==> inputs of 04-26 <==
==> flow/design.v <==
/*verilator lint_off UNUSEDSIGNAL*/
/*verilator lint_off MULTITOP*/
/*verilator lint_off WIDTH*//*verilator lint_off LATCH*/
module fadd_sub(
  input logic        clk_i,
  input logic [31:0] operand_a,
  input logic [31:0] operand_b,
  output logic[31:0] result_o
);
  logic [7:0]  a_exponent, b_exponent;             
  logic [7:0]  result_exponent;
  logic [23:0] a_mantissa, b_mantissa;             
  logic [24:0] result_mantissa;
  logic        a_sign, b_sign, result_sign;        
  logic [23:0] tmp_mantissa;
  logic [7:0]  in_e, out_e;
  logic [24:0] in_m, out_m;
  logic [7:0]  diff;
always_ff@(posedge(clk_i))
begin
  a_sign <= operand_a[31];
  b_sign <= operand_b[31];
  if(operand_a[30:23]==0)
    begin
      a_exponent <= (operand_a[22:0] != 0)? 8'b00000001 : 8'b00000000;
      a_mantissa <= {1'b0,operand_a[22:0]};
    end
  else
    begin
      a_exponent <= operand_a[30:23];
      a_mantissa <= {1'b1,operand_a[22:0]};
    end
  if(operand_b[30:23]==0)
    begin
      b_exponent <= (operand_b[22:0] != 0)? 8'b00000001 : 8'b00000000;
      b_mantissa <= {1'b0,operand_b[22:0]};
    end
  else
    begin
      b_exponent <= operand_b[30:23];
      b_mantissa <= {1'b1,operand_b[22:0]};
    end
end
always_comb
begin
  diff         = 8'd0;
  tmp_mantissa = 24'd0;
  if(a_exponent == b_exponent)
    begin
      result_exponent = a_exponent;
      if(a_sign == b_sign)                                                     
        begin
          result_sign           = a_sign;
          result_mantissa       = a_mantissa + b_mantissa;
        end
      else                                                                    
        begin
          if(a_mantissa > b_mantissa)
            begin
              result_sign     = a_sign;
              result_mantissa = a_mantissa - b_mantissa;
            end
          else
            begin
              result_sign     = b_sign;
              result_mantissa = b_mantissa - a_mantissa;
            end
        end
    end
  else                                                                               
    begin
      if(a_exponent > b_exponent)
        begin
          result_sign     = a_sign;
          result_exponent = a_exponent;
          diff            = a_exponent - b_exponent;
          tmp_mantissa    = b_mantissa >> diff;
          if(a_sign == b_sign)
            result_mantissa = a_mantissa + tmp_mantissa;
          else
            result_mantissa = a_mantissa - tmp_mantissa;
        end
      else
        begin
          result_sign      = b_sign;
          result_exponent  = b_exponent;
          diff             = b_exponent - a_exponent;
          tmp_mantissa     = a_mantissa >> diff;
          if(a_sign == b_sign)
            result_mantissa  = b_mantissa + tmp_mantissa;
          else
            result_mantissa  = b_mantissa - tmp_mantissa;
        end
    end
  if(result_mantissa[24]==1)
    begin
      result_exponent = result_exponent + 8'd1;
      result_mantissa = result_mantissa >> 1;
    end
  result_o = {result_sign, result_exponent, result_mantissa[22:0]};
end
endmodule
==> flow/run.sh <==
#!/bin/bash
# the make line also repeats each setting of config.mk as NAME=value (left out here)
make -C /OpenROAD-flow-scripts/flow DESIGN_CONFIG=/design/flow/config.mk WORK_HOME=/design/flow/orfs CLKGATE_MAP_FILE= finish
==> flow/config.mk <==
export PLATFORM = sky130hd
export DESIGN_NAME = fadd_sub
export DESIGN_NICKNAME = fadd_sub
export VERILOG_FILES = /design/flow/design.v
export SDC_FILE = /design/flow/constraint.sdc
export NUM_CORES = 4
export LEC_CHECK = 0
export ABC_AREA = 0
export CAP_MARGIN = 20
export CELL_PAD_IN_SITES_DETAIL_PLACEMENT = 2
export CORE_ASPECT_RATIO = 1.46
export CORE_MARGIN = 3
export CORE_UTILIZATION = 40
export CTS_CLUSTER_DIAMETER = 192
export CTS_CLUSTER_SIZE = 31
export GPL_TIMING_DRIVEN = 0
export HOLD_SLACK_MARGIN = -0.09
export MIN_ROUTING_LAYER = met1
export PLACE_DENSITY = 0.45
export SLEW_MARGIN = 20
==> flow/constraint.sdc <==
create_clock -name core_clock -period 9.5 [get_ports {clk_i}]
set_input_delay 1.9000 -clock core_clock [delete_from_list [all_inputs] [get_ports {clk_i}]]
set_output_delay 1.9000 -clock core_clock [all_outputs]
set_load 0.01 [all_outputs]
==> 12-16: changes against 04-26 <==
Settings changed: ABC_AREA 0 to not set, CELL_PAD_IN_SITES_DETAIL_PLACEMENT 2 to not set, CORE_ASPECT_RATIO 1.46 to not set, CORE_MARGIN 3 to 2, CORE_UTILIZATION 40 to 50, CTS_CLUSTER_DIAMETER 192 to not set, CTS_CLUSTER_SIZE 31 to not set, GPL_TIMING_DRIVEN 0 to not set, HOLD_SLACK_MARGIN -0.09 to not set, MIN_ROUTING_LAYER met1 to not set, PLACE_DENSITY 0.45 to not set, SETUP_SLACK_MARGIN set to 1.89.
==> flow/constraint.sdc (replaced) <==
create_clock -name core_clock -period 6.48 [get_ports {clk_i}]
set_input_delay 1.2960 -clock core_clock [delete_from_list [all_inputs] [get_ports {clk_i}]]
set_output_delay 1.2960 -clock core_clock [all_outputs]
set_load 0.01 [all_outputs]
==> results <==
item                                                                                        12-16                   04-26
Run status                                                               finished with violations  stopped before the end
Failing step                                                                                    -                 5_1_grt
Reasons for failing layout checks                                                    setup timing                       -
DIE HEIGHT                                                                               148.3 um                201.0 um
Number of different library cells in the post-synthesis netlist                                85                      85
Total of cells resized after clock tree synthesis                                             252                     260
Number of input and output port buffers inserted                                               96                      96
Total number of placement rows                                                                 52                      70
Worst slack at placement                                                                 -2661 ps                -2027 ps
Cells after DPL                                                                              2029                    1823
Weighted congestion reported at the end of routability-driven placement                     1.022                  0.9611
DP HPWL                                                                                  35820 um                42050 um
Area post-placement                                                                   0.01429 mm2             0.01182 mm2
Core outline area                                                                     0.02036 mm2             0.02531 mm2
DIE WIDTH                                                                                148.3 um                139.5 um
Post-CTS Repair Setup Buffers                                                                  48                      54
FP Core Util                                                                               51.13%                  41.14%
Full die area                                                                         0.02200 mm2             0.02804 mm2
